Design alu_top, start of the top module:
module alu_top(clk, a, b, op, out, carry_out, over_flow, zero);
For scale: roughly 640 cells after synthesis, ~110 flip-flops, roughly 100 I/O pins, roughly 0.0062 mm2 of cells after synthesis.
export LEC_CHECK = 0
export CAP_MARGIN = 20
export CORE_ASPECT_RATIO = 0.5
export CORE_MARGIN = 2
export CORE_UTILIZATION = 58
export CTS_CLUSTER_DIAMETER = 305
export CTS_CLUSTER_SIZE = 49
export PLACE_DENSITY_LB_ADDON = 0.08
export SLEW_MARGIN = 20
export TNS_END_PERCENT = 10
create_clock -name core_clock -period 14.5 [get_ports {clk}]
run.sh (not shown) runs the stock make flow with config.mk's settings and CLKGATE_MAP_FILE=.
Rerun with:
Settings changed: CAP_MARGIN 20 to 40, CORE_MARGIN 2 to 10, CTS_CLUSTER_SIZE 49 to 98.
=> The new run ran to the end with no violations; total power rose slightly; register-to-register slack is better by 170 ps; count of clock-buffer cells in the layout goes up by 1; core utilization is higher by 0.22 points; synthesized cell count does not change; routed wire length climbs by a few percent; worst setup slack improved by 170 ps; worst hold slack barely changes; synthesized area does not change; sequential cell count stays the same; non-clock buffer count rose by 3.

========
## job 2727
alu_top again, from the RTL that the note above started with.
Design alu_top, start of the top module:
module alu_top(clk, a, b, op, out, carry_out, over_flow, zero);
Settings: LEC_CHECK=0, ABC_AREA=0, CAP_MARGIN=20, CELL_PAD_IN_SITES_DETAIL_PLACEMENT=0, CELL_PAD_IN_SITES_GLOBAL_PLACEMENT=0, CORE_ASPECT_RATIO=0.5, CORE_MARGIN=8, CORE_UTILIZATION=36, CTS_CLUSTER_DIAMETER=397, CTS_CLUSTER_SIZE=20, GPL_ROUTABILITY_DRIVEN=0, MAX_ROUTING_LAYER=met4, PLACE_DENSITY=0.35, SETUP_SLACK_MARGIN=-0.23, SLEW_MARGIN=20, TNS_END_PERCENT=50; clock period 14.1 ns.
No stage failed in job 2727, and the final checks on the layout all came back clean.
What job 1456 does differently from job 2727 at the input level:
- swapping -0.23 for 2.5 in SETUP_SLACK_MARGIN
- clearing PLACE_DENSITY, which used to be 0.35
- swapping 0 for 2 in CELL_PAD_IN_SITES_GLOBAL_PLACEMENT
- putting PLACE_DENSITY_LB_ADDON at 0.09 where nothing was set
- swapping 20 for 85 in CTS_CLUSTER_SIZE
- swapping 0 for 1 in CELL_PAD_IN_SITES_DETAIL_PLACEMENT
- swapping met4 for met5 in MAX_ROUTING_LAYER
- swapping 0.5 for 0.65 in CORE_ASPECT_RATIO
- swapping 0 for 1 in GPL_ROUTABILITY_DRIVEN
- swapping 397 for 57 in CTS_CLUSTER_DIAMETER
- swapping 20 for 25 in SLEW_MARGIN
- swapping 8 for 7 in CORE_MARGIN
- swapping 0 for 1 in ABC_AREA
Notes after the runs:
- Comparing post-synthesis cell type count for job 1456 and job 2727, the bigger number came from job 2727.
- Height of the die in job 1456 is 9.2 microns higher than in job 2727
- Compared to job 2727, job 1456 shows a wider setup margin.
- Job 1456 vs job 2727 — power density over the cells dropped slightly
- Combinational power, job 1456 and job 2727: lower on job 1456
- Diff job 2727 -> job 1456: tightest hold margin higher; area after synthesis lower.
- Changes observed in job 1456 relative to job 2727: cell area after placement fell 440 sq um, number of cells traversed by the worst register-to-register path rose 3.
> inputs changed (job 1456 -> job 2943)
- a deleted CORE_ASPECT_RATIO that had been 0.65
- a change of CORE_UTILIZATION from 36 to 61
- a deleted CTS_CLUSTER_DIAMETER that had been 57
- a change of CORE_MARGIN from 7 to 2
- a deleted TNS_END_PERCENT that had been 50
- a deleted PLACE_DENSITY_LB_ADDON that had been 0.09
- a deleted SETUP_SLACK_MARGIN that had been 2.5
- a deleted CELL_PAD_IN_SITES_DETAIL_PLACEMENT that had been 1
- a deleted GPL_ROUTABILITY_DRIVEN that had been 1
- a deleted ABC_AREA that had been 1
- a deleted CTS_CLUSTER_SIZE that had been 85
- a change of SLEW_MARGIN from 25 to 20
- a deleted MAX_ROUTING_LAYER that had been met5
- a deleted CELL_PAD_IN_SITES_GLOBAL_PLACEMENT that had been 2
- a change of the clock period (ns, I/O delays scaled along) from 14.1 to 7.16
==> results <==
From the logs: job 2943 reached the end of the flow and failed the layout checks with negative setup slack. Overall global routing resource usage (higher): job 2943. In the metrics for job 1456 and job 2943, the one carrying the lower chip area is job 2943. Placed standard-cell area delta for job 2943 relative to job 1456: 10% higher. The source of the critical timing path comes out b_r[0] in one run and alu_core.a_inv in the other, namely in job 1456 and job 2943 respectively. Job 2943 vs job 1456, core box area went down by 39%. Logic gate share of total power, job 1456 and job 2943: higher on job 2943. Total power of job 2943 is higher than that of job 1456. Going from job 1456 to job 2943, sequential logic power went up, cell area up 7.3%. The lower final critical path time including I/O delays and setup of job 1456 and job 2943 is in job 1456.
## Diff of input files: job 5892 against job 2943
- HOLD_SLACK_MARGIN now -0.08, previously not set
- CTS_CLUSTER_SIZE now 84, previously not set
- CORE_ASPECT_RATIO now 0.93, previously not set
- CAP_MARGIN now 5, was 20
- PLACE_DENSITY now 0.39, previously not set
- CTS_CLUSTER_DIAMETER now 100, previously not set
- SETUP_SLACK_MARGIN now 1.0, previously not set
- CORE_UTILIZATION now 72, was 61
## What came out
- Comparing job 5892 and job 2943, the lower routability-driven placement congestion ratio was measured on job 2943.
- Relative to job 2943, the chip footprint of job 5892 is lower by 15%.
- Looking at chip height, job 5892 sits 11% lower than job 2943 does.
- Among job 5892 and job 2943, the run that stopped before the end is job 5892, and it is the only one.
- Job 2943 finished all stages; however, its layout fails the closing checks, the failures being negative setup slack.

========
The RTL this note starts from:
==> flow/design.v <==
module alu_top(clk, a, b, op, out, carry_out, over_flow, zero);
input clk;
input [31:0] a, b;
input [2:0] op;
output reg [31:0] out;
output reg carry_out, over_flow, zero;
reg [31:0] a_r, b_r;
reg [2:0] op_r;
wire [31:0] alu_out;
wire alu_carry_out, alu_over_flow, alu_zero;
ALU alu_core(a_r, b_r, op_r, alu_out, alu_carry_out, alu_over_flow, alu_zero);
always @(posedge clk) begin
	a_r <= a;
	b_r <= b;
	op_r <= op;
	out <= alu_out;
	carry_out <= alu_carry_out;
	over_flow <= alu_over_flow;
	zero <= alu_zero;
end
endmodule

module xorgate(a, b, out);
output[31:0] out;
input wire[31:0] a, b;
generate  
genvar index;
for (index = 0; index<32; index = index + 1)
	begin: xorgen
		xor xor1(out[index], a[index], b[index]);
	end
endgenerate
endmodule
module andgate(a, b, out);
output[31:0] out;
input[31:0] a, b;
generate  
genvar index;
for (index = 0; index<32; index = index + 1)
	begin: andgen
		and and1(out[index], a[index], b[index]);  
	end
endgenerate
endmodule
module orgate(a, b, out);
output[31:0] out;
input[31:0] a, b;
generate  
genvar index;
for (index = 0; index<32; index = index + 1)
	begin: orgen
		or or1(out[index], a[index], b[index]);
	end
endgenerate
endmodule
module adder(sum, carryout, a, b, carryin);
output sum, carryout;
input a, b, carryin;
xor sumbit(sum, a, b, carryin);
and bc(b_c, b, carryin);
and ac(a_c, a, carryin);
and ab(a_b, a, b);
or cout(carryout, b_c, a_c, a_b);
endmodule
module adder32Bit(addo, carryout, over_flow, A, B, carry_in);
output[31:0] addo;  
output carryout;  
output over_flow;  
input[31:0] A;  
input[31:0] B;  
input carry_in;
wire[31:0] carry_oarray;
adder adder_init (addo[0], carry_oarray[0], A[0], B[0], carry_in);
adder adder1 (addo[1], carry_oarray[1], A[1], B[1], carry_oarray[0]);
generate  
genvar index;
for (index = 2; index<32; index = index + 1)
	begin: add32b
	adder addergen (addo[index], carry_oarray[index], A[index], B[index], carry_oarray[index-1]);
	end
endgenerate
assign carryout = carry_oarray[31];
wire abxor, abcoutxor;
xor xor1(abxor, A[31], B[31]);
xor xor2(abcoutxor, carryout, abxor);
xor xor3(over_flow, addo[31], abcoutxor);
endmodule 
module slt(sum, overflow, slto);
input[31:0] sum;
input overflow;
output slto;
xor slt_xor(slto, sum[31], overflow);
endmodule
module structuralMultiplexer(out, mux_command, ando, oro, xoro, addo, slto);
output[31:0] out;
input[2:0] mux_command;  
input[31:0] ando;  
input[31:0] oro;  
input[31:0] xoro;  
input[31:0] addo;  
input slto;  
wire[2:0] inv_command;
wire[31:0] enableand, enableor, enablexor, enableadd;  
wire enableslt;  
not notCommand0(inv_command[0], mux_command[0]);  
not notCommand1(inv_command[1], mux_command[1]);
not notCommand2(inv_command[2], mux_command[2]);
and slt_and(enableslt, slto, inv_command[2], mux_command[1], inv_command[0]);
generate
genvar index;
for (index = 0; index<32; index = index + 1)
	begin: muxgen 
		and ando_and(enableand[index], ando[index], inv_command[2], mux_command[1], mux_command[0]);  
		and oro_and(enableor[index], oro[index], mux_command[2], inv_command[1], inv_command[0]);  
		and xoro_and(enablexor[index], xoro[index], inv_command[2], inv_command[1], mux_command[0]);  
		and addo_and(enableadd[index], addo[index], inv_command[2], inv_command[1], inv_command[0]);  
		or or1(out[index], enableand[index],  enableor[index], enablexor[index], enableadd[index], enableslt);  
	end
endgenerate
endmodule
module LUT(mux_command, a_inv, b_inv, carry_in, allow_overflow, addr);
output reg[2:0] mux_command;
output reg a_inv;
output reg b_inv;
output reg carry_in;
output reg allow_overflow;
input[2:0] addr;
always @ (addr) begin
	case(addr)
	3'd0: begin mux_command = 3'b000; a_inv = 0; b_inv = 0; carry_in = 0; allow_overflow = 1; end  
	3'd1: begin mux_command = 3'b000; a_inv = 0; b_inv = 1; carry_in = 1; allow_overflow = 1; end  
	3'd2: begin mux_command = 3'b001; a_inv = 0; b_inv = 0; carry_in = 0; allow_overflow = 1; end  
	3'd3: begin mux_command = 3'b010; a_inv = 0; b_inv = 1; carry_in = 1; allow_overflow = 0; end  
	3'd4: begin mux_command = 3'b011; a_inv = 0; b_inv = 0; carry_in = 0; allow_overflow = 1; end  
	3'd6: begin mux_command = 3'b011; a_inv = 1; b_inv = 1; carry_in = 0; allow_overflow = 1; end  
	3'd7: begin mux_command = 3'b100; a_inv = 0; b_inv = 0; carry_in = 0; allow_overflow = 1; end  
	3'd5: begin mux_command = 3'b100; a_inv = 1; b_inv = 1; carry_in = 0; allow_overflow = 1; end  
default: $display("Please check inputs");
endcase
end
endmodule
module ALU(a, b, addr, out, carry_out, over_flow, zero);
input[31:0] a, b;
input[2:0] addr;  
output[31:0] out;
output carry_out, over_flow, zero;
wire carry_in, b_inv;  
wire a_inv, allow_overflow;  
wire[2:0] mux_command;
wire[31:0] A, B;  
wire[31:0] addo, xoro, ando, oro;
wire slto;
LUT lookuptable(mux_command, a_inv, b_inv, carry_in, allow_overflow, addr);
generate
genvar index;
for (index = 0; index<32; index = index + 1)
	begin: abinv_gen
		xor a_invgen(A[index], a[index], a_inv);  
		xor b_invgen(B[index], b[index], b_inv);  
	end
endgenerate
andgate and_gate(A, B, ando);  
orgate or_gate(A, B, oro);  
xorgate xor_gate(A, B, xoro);  
adder32Bit add_gate(addo, carry_out, over_flow, A, B, carry_in);  
slt slt_gate(addo, over_flow, slto);
and allowoverflow_and(overflow, over_flow, allow_overflow);
structuralMultiplexer mux_structure(out, mux_command, ando, oro, xoro, addo, slto);
wire[31:0] equal;
generate  
genvar index1;
for (index1 = 0; index1 <32; index1 = index1+1)begin
                nor nor1(equal[index1], out[index1], 0);
end
endgenerate
and and1(zero, equal[0], equal[1], equal[2], equal[3],equal[4],equal[5],equal[6],equal[7],equal[8],equal[9],equal[10],equal[11],equal[12],equal[13],equal[14],equal[15],equal[16],equal[17],equal[18],equal[19],equal[20],equal[21],equal[22],equal[23],equal[24],equal[25],equal[26],equal[27],equal[28],equal[29],equal[30],equal[31]);
endmodule
Settings: LEC_CHECK=0, ABC_AREA=1, CAP_MARGIN=35, CORE_MARGIN=2, CORE_UTILIZATION=70, CTS_CLUSTER_SIZE=15, PLACE_DENSITY_LB_ADDON=0.25, SLEW_MARGIN=20; clock period 12.4 ns.
The baseline did not get past global routing (GRT-0232).
Change:
ABC_AREA = 0   (was 1)
CAP_MARGIN = 20   (was 35)
CORE_UTILIZATION = 68   (was 70)
CTS_CLUSTER_DIAMETER = 218   (was unset)
CTS_CLUSTER_SIZE = unset   (was 15)
PLACE_DENSITY_LB_ADDON = unset   (was 0.25)
SETUP_SLACK_MARGIN = -0.72   (was unset)
This time the run produced a layout that fails on negative setup slack.
Synthesized area rises by 3.5%.
Die area came out higher by 6.3%.
Synthesized cell count fell by 7.1%.
Change:
ABC_AREA = unset   (was 0)
CORE_UTILIZATION = 40   (was 68)
CTS_CLUSTER_DIAMETER = unset   (was 218)
SETUP_SLACK_MARGIN = unset   (was -0.72)
clock period = 21.7 ns   (was 12.4 ns; I/O delays follow)
What happened: With this change the flow passed the timing, DRC and antenna checks; design area went down by a few percent; routed wire length went down by about a fifth; global-route usage went down by 17 points; worst setup slack gets better by 6.0 ns; cell count went up by a few percent.
Change:
clock period = 14.2 ns   (was 21.7 ns; I/O delays follow)
Result: Setup slack got worse by 4.5 ns. Die area stays the same. Area after synthesis is unchanged. Clock-buffer cell count rose by 1. Synthesized cell count stays the same. Clock skew fell by 0.0034 ns. Combinational power rose by about 66%.
Change:
CORE_UTILIZATION = 72   (was 40)
CTS_CLUSTER_SIZE = 99   (was unset)
clock period = 13.7 ns   (was 14.2 ns; I/O delays follow)
Outcome: With this change the flow produced a layout that fails on negative setup slack; die size shrinks by 43%; total power shrinks by 0.50%; clock-buffer cell count shrinks by 3; setup slack gets worse by 0.77 ns; sequential power grows by about 5%.
Change:
CORE_UTILIZATION = 58   (was 72)
CTS_CLUSTER_SIZE = unset   (was 99)
clock period = 7.88 ns   (was 13.7 ns; I/O delays follow)
What happened: The changed run completed, yet does not pass: negative setup slack. Worst hold slack loses 0.085 ns. Clock-buffer cell count rises by 2. Final area rises by 8.3%. Via count falls by 12%.

========
RTL: the design.v shown in full above, as it stands there.
make LEC_CHECK=0 ABC_AREA=1 CAP_MARGIN=20 CORE_MARGIN=2 CORE_UTILIZATION=58 CTS_CLUSTER_DIAMETER=218 SETUP_SLACK_MARGIN=-0.72 SLEW_MARGIN=20 finish   # period 7.88 ns
The baseline ran to the end with violations: setup timing.
Change:
ABC_AREA = default   (was 1)
CORE_UTILIZATION = 59   (was 58)
CTS_CLUSTER_DIAMETER = default   (was 218)
SETUP_SLACK_MARGIN = default   (was -0.72)
clock period = 11.2 ns   (was 7.88 ns; I/O delays follow)
What happened: The changed run completed, yet does not pass: setup timing. Routed wire length grows by 15%. Design area grows by 2.7%. Power shrinks by 28%. Synthesized cell count shrinks by 7.1%. Maximum frequency shrinks by 3.6%. Die area grows by 1.7%. Hold slack is better by 0.093 ns.
Change:
CORE_UTILIZATION = 65   (was 59)
CTS_CLUSTER_DIAMETER = 256   (was default)
CTS_CLUSTER_SIZE = 94   (was default)
clock period = 7.18 ns   (was 11.2 ns; I/O delays follow)
Outcome: The changed run finished with setup timing left. Hold slack improves by 0.036 ns. Setup slack degrades by 4.2 ns. Via count went up by about 13%. Non-clock buffer count went up by 45. Maximum frequency went down by about 1.4%. Cell count went up by 4.1%.
Change:
ABC_AREA = 1   (was default)
CORE_UTILIZATION = 66   (was 65)
CTS_CLUSTER_DIAMETER = default   (was 256)
CTS_CLUSTER_SIZE = 99   (was 94)
clock period = 7.88 ns   (was 7.18 ns; I/O delays follow)
Result: The changed run produced a layout that fails on setup timing; sequential power shrinks by about 9%; cell area shrinks by about 7%; critical path depth grows by 2; combinational power shrinks by about 26%; worst setup slack improved by 1.4 ns; area after synthesis shrinks by about 3.4%.
Change:
ABC_AREA = default   (was 1)
CORE_UTILIZATION = 67   (was 66)
CTS_CLUSTER_DIAMETER = 256   (was default)
PLACE_DENSITY = 0.71   (was default)
clock period = 7.18 ns   (was 7.88 ns; I/O delays follow)
Effect: The changed run ran to the end with violations: setup timing. Design area rose by 5.9%. Setup slack loses 1.4 ns. Sequential share of layout area went down by 1.5 points. Global-route usage goes up by 3.3 points. Synthesized cell count falls by 7.1%. Core utilization rose by 1.7 points. Via count rises by 4.8%. Hold slack gets better by 0.11 ns.
Change:
CORE_UTILIZATION = 18   (was 67)
CTS_CLUSTER_DIAMETER = default   (was 256)
CTS_CLUSTER_SIZE = default   (was 99)
PLACE_DENSITY = default   (was 0.71)
clock period = 14.2 ns   (was 7.18 ns; I/O delays follow)
Result:
- Now the flow completed without violations
- count of clock-buffer cells in the layout shrinks by 1
- hold slack gets worse by 0.0052 ns
- routed wire length hardly moves
- area after synthesis does not change
- final area is about the same
- total power shrinks by well over a third
- setup slack gets better by 6.7 ns
- via count shrinks by about a fifth
- die size grows to 3.6 times its value
Power and IR drop assume default switching activity.
